Setup of v48:
## adpll_ctr
module adpll_ctr
   (
    input                     rst,
    input                     clk,
    input                     valid,
    input [5-1:0] address,
    input [26-1:0] wdata,
    input                     wstrb,
    output [1:0]              rdata,
    output reg                ready,
    input                     data_mod,  
    output                    dco_pd,
    output reg [1:0]          dco_osc_gain,
    output [4:0]              dco_c_l_rall,
    output [4:0]              dco_c_l_row,
    output [4:0]              dco_c_l_col,
    output [15:0]             dco_c_m_rall,
    output [15:0]             dco_c_m_row,
    output [15:0]             dco_c_m_col,
    output [15:0]             dco_c_s_rall,
    output [15:0]             dco_c_s_row,
    output [15:0]             dco_c_s_col,
    output                    tdc_pd,
    output                    tdc_pd_inj,
    output reg [2:0]          tdc_ctr_freq,
    input [6:0]               tdc_ripple_count,
    input [15:0]              tdc_phase
    );
   always @(posedge clk, posedge rst) begin
     if (rst)
       ready <= 1'b0;
     else
       ready <= valid;
   end
   reg                        rst_soft;
   reg [26-1:0]            FCW;
   reg [1:0]                  adpll_mode;
   reg                        en;
   reg [3:0]                  alpha_l;
   reg [3:0]                  alpha_m;
   reg [3:0]                  alpha_s_rx;
   reg [3:0]                  alpha_s_tx;
   reg [3:0]                  beta;
   reg [2:0]                  lambda_rx;
   reg [2:0]                  lambda_tx;
   reg [1:0]                  iir_n_rx;
   reg [1:0]                  iir_n_tx;
   reg [4:0]                  FCW_mod;
   reg signed [4:0]           dco_c_l_word_test;
   reg signed [7:0]           dco_c_m_word_test;
  ...
==> flow/config.mk <==
export PLATFORM = sky130hd
export DESIGN_NAME = adpll_ctr
export DESIGN_NICKNAME = adpll_ctr
export VERILOG_FILES = /design/flow/design.v
export SDC_FILE = /design/flow/constraint.sdc
export NUM_CORES = 4
export LEC_CHECK = 0
export ABC_AREA = 1
export CAP_MARGIN = 20
export CORE_MARGIN = 2
export CORE_UTILIZATION = 72
export CTS_CLUSTER_DIAMETER = 374
export CTS_CLUSTER_SIZE = 97
export PLACE_DENSITY = 0.43
export SLEW_MARGIN = 20
export TNS_END_PERCENT = 10
==> flow/constraint.sdc <==
create_clock -name core_clock -period 24.1 [get_ports {clk}]
set_input_delay 4.8200 -clock core_clock [delete_from_list [all_inputs] [get_ports {clk}]]
set_output_delay 4.8200 -clock core_clock [all_outputs]
set_load 0.01 [all_outputs]
run.sh (not shown) runs the stock make flow with config.mk's settings and CLKGATE_MAP_FILE=.
v48: GRT-0232 in global routing -> run aborted
Here is what was changed in the inputs of v35 compared with v48.
==> flow/config.mk <==
export PLATFORM = sky130hd
export DESIGN_NAME = adpll_ctr
export DESIGN_NICKNAME = adpll_ctr
export VERILOG_FILES = /design/flow/design.v
export SDC_FILE = /design/flow/constraint.sdc
export NUM_CORES = 4
export LEC_CHECK = 0
export CAP_MARGIN = 20
export CORE_MARGIN = 2
export CORE_UTILIZATION = 70
export SETUP_SLACK_MARGIN = 3.12
export SLEW_MARGIN = 20
==> flow/constraint.sdc <==
create_clock -name core_clock -period 12.9 [get_ports {clk}]
set_input_delay 2.5800 -clock core_clock [delete_from_list [all_inputs] [get_ports {clk}]]
set_output_delay 2.5800 -clock core_clock [all_outputs]
set_load 0.01 [all_outputs]
Results
- Flow for v48 halted at global routing, error code GRT-0232.
- Tool error DPL-0038 stopped v35 during clock tree synthesis; no final results.
- Area fraction in compound gates: v35 vs v48 up 6.0 points
- Summary of v35 over v48: post-synth area from yosys stat increased by 3200 um2 relative to the old numbers, number of standard-cell rows in the floorplan climbed 4.
- v48 → v35: cell count after placement stayed essentially flat, sequential element share of the synthesized area shows a reduction of 2.0 points.
- v35 vs v48: cell count in the Yosys report down by more than 10%
- Compared with v48, v35 shows a higher total standard cell area after synthesis.
- Of v48 and v35, v48 shows the lower die size, with v35 above it.
- Side by side, count of different cell masters after synthesis turned out higher in v35 than in v48.
Relative to v35, the following input files were edited for v58:
diff --git a/flow/config.mk b/flow/config.mk
--- a/flow/config.mk
+++ b/flow/config.mk
@@ -9,4 +9,4 @@
 export CORE_MARGIN = 2
-export CORE_UTILIZATION = 70
-export SETUP_SLACK_MARGIN = 3.12
+export CORE_UTILIZATION = 40
+export PLACE_DENSITY = 0.6
 export SLEW_MARGIN = 20
==> flow/constraint.sdc <==
create_clock -name core_clock -period 40.0 [get_ports {clk}]
set_input_delay 8.0000 -clock core_clock [delete_from_list [all_inputs] [get_ports {clk}]]
set_output_delay 8.0000 -clock core_clock [all_outputs]
set_load 0.01 [all_outputs]
==> comparison <==
- v58 reached the end of the flow, and the finished layout is clean on the timing, design-rule and antenna checks.
- The post-synth tally of flip-flops with integrated enable was comparable across v35 and v58.
- Going from v35 to v58, die area grows by about 70%.
- Taking v35 as the reference, in v58 vertical die dimension increased 83 um, arithmetic-cell share of the synthesized area counting full adders, half adders and majority gates essentially unchanged.

== build 15 ==
adpll_ctr again, from the RTL that the note above started with.
Settings: LEC_CHECK=0, ABC_AREA=1, CAP_MARGIN=20, CELL_PAD_IN_SITES_GLOBAL_PLACEMENT=3, CORE_ASPECT_RATIO=0.85, CORE_MARGIN=3, CORE_UTILIZATION=41, CTS_CLUSTER_DIAMETER=322, GPL_ROUTABILITY_DRIVEN=0, MAX_ROUTING_LAYER=met5, PLACE_DENSITY=0.54, SETUP_SLACK_MARGIN=0.12, SLEW_MARGIN=20, TNS_END_PERCENT=50; clock period 70.7 ns.
Input-level comparison between build 72 and build 15:
- clearing CORE_ASPECT_RATIO, which used to be 0.85
- clearing SETUP_SLACK_MARGIN, which used to be 0.12
- swapping 41 for 35 in CORE_UTILIZATION
- clearing CELL_PAD_IN_SITES_GLOBAL_PLACEMENT, which used to be 3
- swapping 3 for 2 in CORE_MARGIN
- clearing TNS_END_PERCENT, which used to be 50
- clearing GPL_ROUTABILITY_DRIVEN, which used to be 0
- clearing ABC_AREA, which used to be 1
- clearing MAX_ROUTING_LAYER, which used to be met5
- swapping 0.54 for 0.6 in PLACE_DENSITY
- clearing CTS_CLUSTER_DIAMETER, which used to be 322
- swapping 70.7 for 39.3 in the clock period (ns, I/O delays scaled along)
Notes after the runs:
- Worst hold slack, build 15 and build 72, lower one = build 72.
- Of build 72 and build 15, it is build 72 that has the higher post-layout period usage of the worst path.
- On total length of routed wires: between build 15 and build 72, it ends up lower for build 15.
- For post-synth area from yosys stat, dividing the value from build 15 by the value from build 72 gives 0.929.

Starting RTL as in the previous note.
clock: 32.3 ns
lec_check: 0
cap_margin: 0
core_margin: 2
core_utilization: 71
max_routing_layer: met4
place_density: 0.67
slew_margin: 20
tns_end_percent: 5
The baseline did not get past 5_1_grt.
==> next run, changes <==
- CAP_MARGIN: 0 -> 20
- CORE_UTILIZATION: 71 -> 65
- PLACE_DENSITY: 0.67 -> 0.6
- TNS_END_PERCENT: 5 -> unset
- clock period: 32.3 -> 25.0 ns (I/O delays scaled with it)
The new run died in 5_1_grt (GRT-0232).
Die area goes up by roughly a tenth.
Area after synthesis is unchanged.
Synthesized cell count is unchanged.
==> next run, changes <==
- CORE_UTILIZATION: 65 -> 58
- MAX_ROUTING_LAYER: met4 -> unset
- PLACE_DENSITY: 0.6 -> unset
- clock period: 25.0 -> 21.8 ns (I/O delays scaled with it)
The changed run never finished: it broke off in 5_1_grt (ODB-0269).
Die area rises by about 12%.
Area after synthesis stays the same.
Synthesized cell count is unchanged.

adpll_ctr again, from the RTL that the note above started with.
==> flow/config.mk <==
export PLATFORM = sky130hd
export DESIGN_NAME = adpll_ctr
export DESIGN_NICKNAME = adpll_ctr
export VERILOG_FILES = /design/flow/design.v
export SDC_FILE = /design/flow/constraint.sdc
export NUM_CORES = 4
export LEC_CHECK = 0
export CAP_MARGIN = 20
export CORE_MARGIN = 2
export CORE_UTILIZATION = 68
export CTS_CLUSTER_DIAMETER = 269
export HOLD_SLACK_MARGIN = -0.08
export MAX_ROUTING_LAYER = met4
export PLACE_DENSITY = 0.6
export SLEW_MARGIN = 20
export TNS_END_PERCENT = 5
==> flow/constraint.sdc <==
create_clock -name core_clock -period 29.6 [get_ports {clk}]
set_input_delay 5.9200 -clock core_clock [delete_from_list [all_inputs] [get_ports {clk}]]
set_output_delay 5.9200 -clock core_clock [all_outputs]
set_load 0.01 [all_outputs]
The starting point died in global routing (5_1_grt) with GRT-0232.
Next try:
--- a/flow/config.mk
+++ b/flow/config.mk
@@ -9,8 +9,4 @@
 export CORE_MARGIN = 2
-export CORE_UTILIZATION = 68
-export CTS_CLUSTER_DIAMETER = 269
-export HOLD_SLACK_MARGIN = -0.08
-export MAX_ROUTING_LAYER = met4
+export CORE_UTILIZATION = 40
 export PLACE_DENSITY = 0.6
 export SLEW_MARGIN = 20
-export TNS_END_PERCENT = 5
==> flow/constraint.sdc (replaced) <==
create_clock -name core_clock -period 39.3 [get_ports {clk}]
set_input_delay 7.8600 -clock core_clock [delete_from_list [all_inputs] [get_ports {clk}]]
set_output_delay 7.8600 -clock core_clock [all_outputs]
set_load 0.01 [all_outputs]
Outcome: Now the flow passed the timing, design-rule and antenna checks; area after synthesis is unchanged; die size increases by 69%; synthesized cell count is unchanged.
Next try:
--- a/flow/config.mk
+++ b/flow/config.mk
@@ -8,5 +8,6 @@
 export CAP_MARGIN = 20
+export CELL_PAD_IN_SITES_DETAIL_PLACEMENT = 1
 export CORE_MARGIN = 2
 export CORE_UTILIZATION = 40
-export PLACE_DENSITY = 0.6
+export PLACE_DENSITY = 0.43
 export SLEW_MARGIN = 20
==> flow/constraint.sdc (replaced) <==
create_clock -name core_clock -period 40.0 [get_ports {clk}]
set_input_delay 8.0000 -clock core_clock [delete_from_list [all_inputs] [get_ports {clk}]]
set_output_delay 8.0000 -clock core_clock [all_outputs]
set_load 0.01 [all_outputs]
Result: The changed run ran to the end with no violations; global-route usage climbs by 3.7 points; final cell count rises slightly; setup slack is better by 170 ps.
Next try:
--- a/flow/config.mk
+++ b/flow/config.mk
@@ -8,6 +8,4 @@
 export CAP_MARGIN = 20
-export CELL_PAD_IN_SITES_DETAIL_PLACEMENT = 1
 export CORE_MARGIN = 2
-export CORE_UTILIZATION = 40
-export PLACE_DENSITY = 0.43
+export CORE_UTILIZATION = 58
 export SLEW_MARGIN = 20
==> flow/constraint.sdc (replaced) <==
create_clock -name core_clock -period 32.3 [get_ports {clk}]
set_input_delay 6.4600 -clock core_clock [delete_from_list [all_inputs] [get_ports {clk}]]
set_output_delay 6.4600 -clock core_clock [all_outputs]
set_load 0.01 [all_outputs]
- With this change the flow reached the layout checks and failed them: setup timing
- final area is higher by 16%
- register-to-register slack gets worse by 5400 ps
- worst setup slack degrades by 1600 ps
- area after synthesis does not change

adpll_ctr again, from the RTL that the note above started with.
make LEC_CHECK=0 CAP_MARGIN=20 CORE_MARGIN=2 CORE_UTILIZATION=58 SETUP_SLACK_MARGIN=5.0 SLEW_MARGIN=20 TNS_END_PERCENT=5 finish   # period 21.8 ns
The baseline finished but fails on setup timing.
Edit:
PLACE_DENSITY = 0.6   (was unset)
SETUP_SLACK_MARGIN = unset   (was 5.0)
clock period = 31.1 ns   (was 21.8 ns; I/O delays follow)
Result:
- The new run finished but fails on setup timing
- routed wire length went down by 10%
- global-route usage fell by 3.2 points
- final area shrinks by 6.3%
- critical path depth goes down by 4
- worst hold slack got worse by 0.071 ns
- clock-buffer cell count does not change
- utilization falls by 5.3 points
- worst setup slack is better by 5.3 ns
- first-iteration DRC count went down by 30%
- register-to-register slack gets better by 9.0 ns
- die size stays the same
Edit:
ABC_AREA = 1   (was unset)
CTS_CLUSTER_DIAMETER = 323   (was unset)
clock period = 25.4 ns   (was 31.1 ns; I/O delays follow)
The new run produced a layout that fails on setup timing.
Routed wire length decreases by 12%.
Setup slack gets worse by 1.8 ns.
Die area decreases by 7.0%.
Clock skew decreases by 0.017 ns.
Register-to-register slack gets worse by 3.3 ns.
Final area decreases by 8.0%.
Edit:
CORE_ASPECT_RATIO = 0.9   (was unset)
clock period = 21.8 ns   (was 25.4 ns; I/O delays follow)
After rerunning: The changed run reached the layout checks and failed them: setup timing; core utilization went up by 4.4 points; cell area went up by 5.8%; setup slack gets worse by 2.5 ns; final cell count went up by 2.9%; global-route usage grows by 0.55 points; flip-flop count is unchanged.
Edit:
CAP_MARGIN = 0   (was 20)
CORE_ASPECT_RATIO = 0.5   (was 0.9)
CORE_UTILIZATION = 72   (was 58)
CTS_CLUSTER_DIAMETER = 336   (was 323)
CTS_CLUSTER_SIZE = 97   (was unset)
HOLD_SLACK_MARGIN = -0.04   (was unset)
PLACE_DENSITY = 0.35   (was 0.6)
SETUP_SLACK_MARGIN = -1.93   (was unset)
TNS_END_PERCENT = 15   (was 5)
After rerunning: With this change the flow did not get past 5_1_grt on GRT-0116. Die size came out lower by about a fifth. Synthesized area stays the same. Synthesized cell count is unchanged.
Edit:
ABC_AREA = unset   (was 1)
CAP_MARGIN = 20   (was 0)
CORE_ASPECT_RATIO = unset   (was 0.5)
CORE_UTILIZATION = 10   (was 72)
CTS_CLUSTER_DIAMETER = unset   (was 336)
CTS_CLUSTER_SIZE = unset   (was 97)
HOLD_SLACK_MARGIN = unset   (was -0.04)
PLACE_DENSITY = 0.6   (was 0.35)
SETUP_SLACK_MARGIN = unset   (was -1.93)
TNS_END_PERCENT = unset   (was 15)
clock period = 58.8 ns   (was 21.8 ns; I/O delays follow)
Result:
- The new run went through all stages and came out clean
- die area rose to 7.6 times its value
- area after synthesis goes up by 7.6%
- synthesized cell count is lower by 10%

Starting RTL as in the previous note.
Design adpll_ctr, start of the top module:
module adpll_ctr
   (
    input                     rst,
    input                     clk,
    input                     valid,
    input [5-1:0] address,
    input [26-1:0] wdata,
    input                     wstrb,
    output [1:0]              rdata,
    output reg                ready,
    input                     data_mod,  
    output                    dco_pd,
    output reg [1:0]          dco_osc_gain,
    output [4:0]              dco_c_l_rall,
    output [4:0]              dco_c_l_row,
    output [4:0]              dco_c_l_col,
    output [15:0]             dco_c_m_rall,
    output [15:0]             dco_c_m_row,
    output [15:0]             dco_c_m_col,
    output [15:0]             dco_c_s_rall,
    output [15:0]             dco_c_s_row,
    output [15:0]             dco_c_s_col,
    output                    tdc_pd,
    output                    tdc_pd_inj,
    output reg [2:0]          tdc_ctr_freq,
    input [6:0]               tdc_ripple_count,
    input [15:0]              tdc_phase
    );
export LEC_CHECK = 0
export CAP_MARGIN = 20
export CORE_MARGIN = 2
export CORE_UTILIZATION = 71
export CTS_CLUSTER_DIAMETER = 269
export HOLD_SLACK_MARGIN = -0.08
export MAX_ROUTING_LAYER = met4
export PLACE_DENSITY = 0.6
export SETUP_SLACK_MARGIN = 3.77
export SLEW_MARGIN = 20
create_clock -name core_clock -period 36.6 [get_ports {clk}]
The starting point ended with an error in global routing with GRT-0232.
Then changed:
- CORE_UTILIZATION: 71 -> 65
- CTS_CLUSTER_DIAMETER: 269 -> unset
- HOLD_SLACK_MARGIN: -0.08 -> unset
- PLACE_DENSITY: 0.6 -> unset
- SETUP_SLACK_MARGIN: 3.77 -> unset
- TNS_END_PERCENT: unset -> 5
- clock period: 36.6 -> 32.3 ns (I/O delays scaled with it)
What happened: The changed run finished but failed the layout checks on setup timing; synthesized cell count is unchanged; synthesized area stays the same; die area rises by 9.1%.
Then changed:
- CORE_UTILIZATION: 65 -> 66
- SETUP_SLACK_MARGIN: unset -> 5.0
- clock period: 32.3 -> 29.9 ns (I/O delays scaled with it)
The new run failed in global routing, error GRT-0232.
Synthesized cell count stays the same.
Synthesized area is unchanged.
Die area went down slightly.
Then changed:
- CORE_UTILIZATION: 66 -> 68
- PLACE_DENSITY: unset -> 0.6
- TNS_END_PERCENT: 5 -> unset
- clock period: 29.9 -> 40.0 ns (I/O delays scaled with it)
What happened: Now the flow finished clean; area after synthesis is unchanged; die area falls by 2.9%; synthesized cell count does not change.
Then changed:
- PLACE_DENSITY: 0.6 -> unset
- SETUP_SLACK_MARGIN: 5.0 -> unset
- TNS_END_PERCENT: unset -> 80
- clock period: 40.0 -> 32.3 ns (I/O delays scaled with it)
With this change the flow did not get past global routing.
Area after synthesis does not change.
Die size stays the same.
Synthesized cell count does not change.
Then changed:
- CORE_UTILIZATION: 68 -> 70
- PLACE_DENSITY: unset -> 0.6
- SETUP_SLACK_MARGIN: unset -> -0.25
- TNS_END_PERCENT: 80 -> unset
- clock period: 32.3 -> 31.2 ns (I/O delays scaled with it)
Outcome: The new run died in global routing with GRT-0116. Die size drops by 2.8%. Synthesized area stays the same. Synthesized cell count stays the same.
